Setup of the previous run:
// MAC
module MAC(
	clk,
	rst_n,
	in_valid,
	in_mode,
	in_act,
	in_wgt,
	out_act_idx,
	out_wgt_idx,
	out_idx,
    out_valid,
	out_data,
	out_finish
);
Size: about 6,400 cells after synthesis, roughly 400 flip-flops, ~62,000 um2 of cells after synthesis.
clock: 11.0 ns
lec_check: 0
cap_margin: 30
cell_pad_in_sites_global_placement: 0
core_aspect_ratio: 0.73
core_margin: 9
core_utilization: 20
cts_cluster_diameter: 324
cts_cluster_size: 11
gpl_routability_driven: 0
gpl_timing_driven: 1
max_routing_layer: met4
place_density_lb_addon: 0.1
setup_slack_margin: 2.13
slew_margin: 35
tns_end_percent: 70
run.sh (not shown) runs the stock make flow with config.mk's settings and CLKGATE_MAP_FILE=.
#### Input delta (the current run over the previous run)
diff --git a/flow/config.mk b/flow/config.mk
--- a/flow/config.mk
+++ b/flow/config.mk
@@ -11 +11 @@
-export CORE_MARGIN = 9
+export CORE_MARGIN = 2
@@ -13 +12,0 @@
-export CTS_CLUSTER_DIAMETER = 324
@@ -17 +16 @@
-export MAX_ROUTING_LAYER = met4
+export HOLD_SLACK_MARGIN = -0.08
@@ -20 +19 @@
-export SLEW_MARGIN = 35
+export SLEW_MARGIN = 20
==> flow/constraint.sdc <==
create_clock -name core_clock -period 14.8 [get_ports {clk}]
set_input_delay 2.9600 -clock core_clock [delete_from_list [all_inputs] [get_ports {clk}]]
set_output_delay 2.9600 -clock core_clock [all_outputs]
set_load 0.01 [all_outputs]
--- outcome ---
- Taking the previous run as the reference, in the current run worst setup slack went up by 1520 ps, global-route wire length before repair now smaller, overall routing resource usage level, post-layout minimum cycle time up 2280 ps.
- Summary of the current run over the previous run: non-clock buffer area fraction after layout decreased by 1.1 points relative to the old numbers.
- Number of stages on the worst setup path of the current run exceeds that of the previous run by more than 10%.

---

## build 65
Starting RTL as in the previous note.
Settings: LEC_CHECK=0, ABC_AREA=1, CAP_MARGIN=20, CORE_ASPECT_RATIO=0.5, CORE_MARGIN=2, CORE_UTILIZATION=72, CTS_CLUSTER_DIAMETER=382, CTS_CLUSTER_SIZE=95, SETUP_SLACK_MARGIN=1.29, SLEW_MARGIN=20, TNS_END_PERCENT=10; clock period 4.4 ns.
Build 65 failed in 5_1_grt with GRT-0116.
Input-level comparison between build 96 and build 65:
Settings: removing ABC_AREA (formerly 1); changing CORE_UTILIZATION from 72 to 40; removing CTS_CLUSTER_DIAMETER (formerly 382); removing SETUP_SLACK_MARGIN (formerly 1.29); removing TNS_END_PERCENT (formerly 10); removing CORE_ASPECT_RATIO (formerly 0.5); removing CTS_CLUSTER_SIZE (formerly 95); changing the clock period (ns, I/O delays scaled along) from 4.4 to 8.4.
## What came out
- Build 65: GRT-0116 in 5_1_grt -> run aborted
- Build 96 went all the way through the flow, and no timing, DRC or antenna check failed.
- Unique cell type count in the Yosys netlist (build 96 over build 65): increase, 34
- On cell area after technology mapping: between build 65 and build 96, it ends up lower for build 65.
- Build 96 against build 65: number of clock buffers inserted by TritonCTS higher; cell row count higher; synthesized chip area reported by yosys higher; total die area higher.
- In the tables for build 65 and build 96, number of placed instances with taps included reads lower with build 96.
- On half-perimeter wire length after detailed placement, build 96 does better than build 65.
- From build 65 to build 96 the numbers moved as follows: AND-OR/OR-AND share of the synthesized area increased 4.5 points, xor/xnor share of the synthesized area closely matched the old numbers.
- Summary: with build 65 as the reference, synthesized cell count in build 96 moved down by more than 10%.
What build 17 does differently from build 96 at the input level:
Settings: swapping 40 for 48 in CORE_UTILIZATION; putting CTS_CLUSTER_DIAMETER at 196 where nothing was set; putting MIN_ROUTING_LAYER at met2 where nothing was set; putting HOLD_SLACK_MARGIN at 0.19 where nothing was set; putting GPL_ROUTABILITY_DRIVEN at 0 where nothing was set; swapping 2 for 5 in CORE_MARGIN.
## What came out
Build 17: number of instances resized during post-cts repair higher than build 96
The flow ended early for build 17: it failed with a tool error in 5_1_grt.
Per the comparison of build 17 with build 96, chip height down 7.1%; initial standard-cell utilization of the core moved up; die size down 14%; sequential cell area fraction in the yosys report did not really move; proportion of synthesized flip-flops having asynchronous set or reset did not really move.
Placed cell area: build 17 vs build 96 down about 2%
Taking build 96 as the reference point, the placed cell count of build 17 falls by 402.
Measured against each other, build 96 and build 17 differ in core area, the lower figure coming from build 17.
Setup changes, build 17 to build 83
Settings: HOLD_SLACK_MARGIN no longer set, was 0.19; CORE_UTILIZATION now 66, was 48; CTS_CLUSTER_SIZE now 37, previously not set; MIN_ROUTING_LAYER no longer set, was met2; CORE_MARGIN now 2, was 5; MAX_ROUTING_LAYER now met4, previously not set; SETUP_SLACK_MARGIN now 1.41, previously not set; CTS_CLUSTER_DIAMETER now 27, was 196; GPL_ROUTABILITY_DRIVEN no longer set, was 0.
Notes after the runs:
Completing all stages was not enough for build 83: its layout failed the final checks because of setup timing. Min count of instances resized after the clock tree is built across build 17 and build 83: build 17. Relative to build 17, half-perimeter wire length of the detailed placement result increased by 14 mm in build 83. Build 83: count of placed standard cells including taps 486 below build 17. Build 83 vs. build 17: count of buffers added by post-CTS timing repair for setup increased by 105 relative to the old numbers, die boundary width decreased by 59 um relative to the old numbers, starting density of the core +18 points. The final reports for build 83 and build 17 show number of H-tree branching levels higher in the former. From build 17 to build 83 the numbers moved as follows: vertical die dimension shrank by 59 um; die area went down about 30%.
Inputs modified between build 83 and build 86:
Settings: clearing MAX_ROUTING_LAYER, which used to be met4; clearing CTS_CLUSTER_SIZE, which used to be 37; clearing CTS_CLUSTER_DIAMETER, which used to be 27; clearing SETUP_SLACK_MARGIN, which used to be 1.41; swapping 8.4 for 6.89 in the clock period (ns, I/O delays scaled along).
==> results <==
- Between build 83 and build 86, the y dimension of the die does not differ in any meaningful way.
- Buffer depth of the longest clock path: build 83 vs build 86 identical
- Between build 83 and build 86, the difference in count of library flops with an enable pin is negligible.
- Across both runs, H-tree depth was lower for build 86 than for build 83.
- Diff build 86..build 83 | fraction of registers with async set or reset after synthesis | unchanged
- Per the comparison of build 86 with build 83, area of the synthesized netlist per yosys stat did not really move; pre-CTS setup slack went down by 1630 ps.
- Build 86: it failed during 5_1_grt, and the tool reported GRT-0232.
- [flow] build 83 | stages: complete | final checks: fail | reason: setup timing

---

MAC again, from the RTL that the note above started with.
Settings: LEC_CHECK=0, CAP_MARGIN=20, CORE_MARGIN=5, CORE_UTILIZATION=48, SLEW_MARGIN=20; clock period 8.4 ns.
The starting point produced a clean layout.
Next try:
- CORE_MARGIN: 5 -> 2
- CORE_UTILIZATION: 48 -> 66
- clock period: 8.4 -> 6.88 ns (I/O delays scaled with it)
The new run ended with an error in 5_1_grt; die size drops by a quarter to a third; synthesized cell count is unchanged; synthesized area does not change.

---

## v6
The RTL this note starts from:
==> flow/design.v <==
module MAC(
	clk,
	rst_n,
	in_valid,
	in_mode,
	in_act,
	in_wgt,
	out_act_idx,
	out_wgt_idx,
	out_idx,
    out_valid,
	out_data,
	out_finish
);
input clk, rst_n, in_valid, in_mode;
input [0:7][3:0] in_act;
input [0:8][3:0] in_wgt;
output logic [3:0] out_act_idx, out_wgt_idx, out_idx;
output logic out_valid, out_finish;
output logic [0:7][11:0] out_data;
logic cs, ns;
logic mode;
logic [3:0] cnt_reg, cnt, cnt_nxt;
logic [0:7][0:7][3:0] in;  
logic [0:9][0:9][3:0] act;  
logic [0:8][3:0] wgt;
logic [0:7][0:8][3:0] a;
logic [0:8][3:0] w;
logic [0:7][11:0] d;
logic [0:7][11:0] data;
logic [2:0] out_cnt;  
logic out_valid_nxt;
always @(*) begin
	case (cs)
	0: ns = (in_valid)? 1 : cs;
	1: ns = (out_finish)? 0 : cs;
	endcase
end
always @(posedge clk or negedge rst_n) begin
	if (~rst_n) begin
		cs <= 0;
	end else begin
		cs <= ns;
	end
end
always @(posedge clk or negedge rst_n) begin
	if (~rst_n) begin
		mode <= 0;
	end else if (in_valid) begin  
		mode <= in_mode;
	end	else begin  
		mode <= mode;
	end
end
assign out_act_idx = cnt;
assign out_wgt_idx = cnt + 1;
always @(*) begin
	if (in_valid) begin
		cnt_nxt = 0;
	end else if (cnt == 15) begin 
		cnt_nxt = 0;
	end else begin
		cnt_nxt = cnt + 1;
	end
end
always @(posedge clk or negedge rst_n) begin
	if (!rst_n) begin
		cnt <= 0;
		cnt_reg <= 0;
	end
	else begin
		cnt <= cnt_nxt;
		cnt_reg <= cnt;
	end
end
genvar i;
genvar j;
generate
	for (i = 0; i < 8; i = i + 1) begin  
		for (j = 0; j < 8; j = j + 1) begin  
			always @(posedge clk or negedge rst_n) begin
				if (~rst_n) begin
					in[i][j] <= 0;
				end else if (i == out_act_idx) begin  
					in[i][j] <= in_act[j];
				end else begin
					in[i][j] <= in[i][j];  
				end
			end
		end
	end
endgenerate
generate
	for(i = 0;i<10; i = i+1)begin
		assign act[0][i] = 0;
		assign act[9][i] = 0;
		assign act[i][0] = 0;
		assign act[i][9] = 0;
	end
	for (i = 1; i < 9; i = i + 1) begin
		for (j = 1; j < 9; j = j + 1) begin
			assign act[i][j] = in[i-1][j-1]; 
		end
	end
endgenerate
generate
	for (i = 0; i < 9; i = i + 1) begin  
		always @(posedge clk or negedge rst_n) begin  
			if (~rst_n) begin
				wgt[i] <= 0;
			end else begin
				wgt[i] <= in_wgt[i];
			end
		end
	end
endgenerate
always @(*) begin
	if (mode) begin  
		case (cnt - 2)  
		0:begin  
			for (integer n = 0; n < 8; n = n + 1) begin
				a[n][0] = act[0][n];
				a[n][1] = act[0][n + 1];
				a[n][2] = act[0][n + 2];
				a[n][3] = act[1][n];
				a[n][4] = act[1][n + 1];
				a[n][5] = act[1][n + 2];
				a[n][6] = act[2][n];
				a[n][7] = act[2][n + 1];
				a[n][8] = act[2][n + 2];
			end
		end
		1:begin  
			for (integer n = 0; n < 8; n = n + 1) begin
				a[n][0] = act[1][n];
				a[n][1] = act[1][n + 1];
				a[n][2] = act[1][n + 2];
				a[n][3] = act[2][n];
				a[n][4] = act[2][n + 1];
				a[n][5] = act[2][n + 2];
				a[n][6] = act[3][n];
				a[n][7] = act[3][n + 1];
				a[n][8] = act[3][n + 2];
			end
		end
		2:begin  
			for (integer n = 0; n < 8; n = n + 1) begin
				a[n][0] = act[2][n];
				a[n][1] = act[2][n + 1];
				a[n][2] = act[2][n + 2];
				a[n][3] = act[3][n];
				a[n][4] = act[3][n + 1];
				a[n][5] = act[3][n + 2];
				a[n][6] = act[4][n];
				a[n][7] = act[4][n + 1];
				a[n][8] = act[4][n + 2];
			end
		end
		3:begin  
			for (integer n = 0; n < 8; n = n + 1) begin
				a[n][0] = act[3][n];
				a[n][1] = act[3][n + 1];
				a[n][2] = act[3][n + 2];
				a[n][3] = act[4][n];
				a[n][4] = act[4][n + 1];
				a[n][5] = act[4][n + 2];
				a[n][6] = act[5][n];
				a[n][7] = act[5][n + 1];
				a[n][8] = act[5][n + 2];
			end
		end
		4:begin  
			for (integer n = 0; n < 8; n = n + 1) begin
				a[n][0] = act[4][n];
				a[n][1] = act[4][n + 1];
				a[n][2] = act[4][n + 2];
				a[n][3] = act[5][n];
				a[n][4] = act[5][n + 1];
				a[n][5] = act[5][n + 2];
				a[n][6] = act[6][n];
				a[n][7] = act[6][n + 1];
				a[n][8] = act[6][n + 2];
			end
		end
		5:begin  
			for (integer n = 0; n < 8; n = n + 1) begin
				a[n][0] = act[5][n];
				a[n][1] = act[5][n + 1];
				a[n][2] = act[5][n + 2];
				a[n][3] = act[6][n];
				a[n][4] = act[6][n + 1];
				a[n][5] = act[6][n + 2];
				a[n][6] = act[7][n];
				a[n][7] = act[7][n + 1];
				a[n][8] = act[7][n + 2];
			end
		end
		6:begin  
			for (integer n = 0; n < 8; n = n + 1) begin
				a[n][0] = act[6][n];
				a[n][1] = act[6][n + 1];
				a[n][2] = act[6][n + 2];
				a[n][3] = act[7][n];
				a[n][4] = act[7][n + 1];
				a[n][5] = act[7][n + 2];
				a[n][6] = act[8][n];
				a[n][7] = act[8][n + 1];
				a[n][8] = act[8][n + 2];
			end
		end
		7:begin  
			for (integer n = 0; n < 8; n = n + 1) begin
				a[n][0] = act[7][n];
				a[n][1] = act[7][n + 1];
				a[n][2] = act[7][n + 2];
				a[n][3] = act[8][n];
				a[n][4] = act[8][n + 1];
				a[n][5] = act[8][n + 2];
				a[n][6] = act[9][n];
				a[n][7] = act[9][n + 1];
				a[n][8] = act[9][n + 2];
			end
		end
		default:begin  
			for (integer n = 0; n < 8; n = n + 1) begin
				for (integer m = 0; m < 9; m = m + 1) begin
					a[n][m] = 0;
				end
			end
		end
		endcase
	end else begin  
		for (integer n = 0; n < 8; n = n + 1) begin
			for (integer m = 0; m < 9; m = m + 1) begin
				a[n][m] = act [n + 1][m + 1];
			end
		end
	end
end
generate
	for (i = 0; i < 9; i = i + 1) begin
		always @(*) begin
			w[i] = wgt[i];  
			if (~mode) begin  
				if (i == 8) begin
					w[i] = 0;
				end
			end
		end
	end
endgenerate
genvar n;
generate
	for (n = 0; n < 8; n = n + 1) begin  
		always @(*) begin
			data[n] =  a[n][0]*w[0] + a[n][1]*w[1] + a[n][2]*w[2] + a[n][3]*w[3] + a[n][4]*w[4] + a[n][5]*w[5] + a[n][6]*w[6] + a[n][7]*w[7] + a[n][8]*w[8];
		end
	end
endgenerate
generate
	for (i = 0; i < 8; i = i + 1) begin
		always @(posedge clk or negedge rst_n) begin
			if (~rst_n) begin  
				out_data[i] <= 0;
			end else begin  
				out_data[i] <= data[i];
			end
		end
	end
endgenerate
assign out_cnt = (mode)? (cnt - 2) : (cnt - 8);  
always @(*) begin
	out_valid_nxt = 0;
	if (in_valid) begin
		out_valid_nxt = 0;
	end else if (mode && cs) begin  
		out_valid_nxt = ((cnt >= 2) && (cnt <= 9));
	end else if (~mode && cs) begin  
		out_valid_nxt = ((cnt >= 8) && (cnt <= 15));
	end
end
always @(posedge clk or negedge rst_n) begin
	if (~rst_n) begin  
		out_valid <= 0;
	end else begin 
		out_valid <= out_valid_nxt;
	end 
end
always @(posedge clk or negedge rst_n) begin
	if (~rst_n) begin
		out_idx[2:0] <= 0;
	end else begin
		out_idx[2:0] <= out_cnt;  
	end
end
always @(posedge clk or negedge rst_n) begin
	if (~rst_n) begin
		out_idx[3] <= 0;
	end else begin
		out_idx[3] <= ~mode;  
	end
end
always @(posedge clk or negedge rst_n) begin
	if (~rst_n) begin
		out_finish <= 0;
	end else begin
		out_finish <= out_valid && (out_cnt == 7);  
	end
end
endmodule
make LEC_CHECK=0 CAP_MARGIN=35 CORE_MARGIN=2 CORE_UTILIZATION=40 GPL_ROUTABILITY_DRIVEN=0 GPL_TIMING_DRIVEN=0 MAX_ROUTING_LAYER=met4 MIN_ROUTING_LAYER=met2 SETUP_SLACK_MARGIN=2.2 SLEW_MARGIN=20 finish   # period 8.4 ns
Seen in the log of v6: GRT-0116 during global routing, after which the run never completed.
What v7 does differently from v6 at the input level:
- MAX_ROUTING_LAYER removed (was met4)
- MIN_ROUTING_LAYER removed (was met2)
- CAP_MARGIN changed from 35 to 20
- CORE_UTILIZATION changed from 40 to 48
- SETUP_SLACK_MARGIN removed (was 2.2)
- GPL_TIMING_DRIVEN removed (was 0)
- GPL_ROUTABILITY_DRIVEN removed (was 0)
- the clock period (ns, I/O delays scaled along) changed from 8.4 to 8.33
--- outcome ---
v7 reached the end of the flow, and the finished layout is clean on the timing, design-rule and antenna checks. Diff v7..v6 | share of the synthesized netlist area taken by xor and xnor gates | unchanged. Against v6, die boundary height in v7 fell by a little under 10%. Compare v7 and v6 | width of the die lower: v7. Compared to v6, v7 was floorplanned on a smaller die.
### v7 -> v40
- putting CTS_CLUSTER_SIZE at 36 where nothing was set
- putting CTS_CLUSTER_DIAMETER at 328 where nothing was set
- swapping 48 for 70 in CORE_UTILIZATION
- putting SETUP_SLACK_MARGIN at 1.28 where nothing was set
- swapping 8.33 for 5.35 in the clock period (ns, I/O delays scaled along)
Notes after the runs:
- On number of standard cells after synthesis, v40 and v7 are basically level.
- Diff v7 -> v40 | total clock buffers created by CTS | decrease of 39
- Diff v40 and v7: effective utilization at floorplan higher in v40
- For placeable core region, dividing the value from v7 by the value from v40 gives 1.5.
- Delta (v40 minus v7): post-cts repair resize count has increased; cell area reported after detailed placement climbed 0.0065 mm²; HPWL reported at the end of detailed placement now sits lower.
- Between v7 and v40, the number of cells in the yosys synthesis report does not differ in any meaningful way.
- Height of the die (v40 over v7): decrease, about 17%
- In the summary table, v40 is marked failed, with error GRT-0232 raised in global routing.
- In v40, the maximum level of the CTS H-tree came out 1 below the value in v7.
- v40 ends up with a area of the die that is 31% lower than in v7.
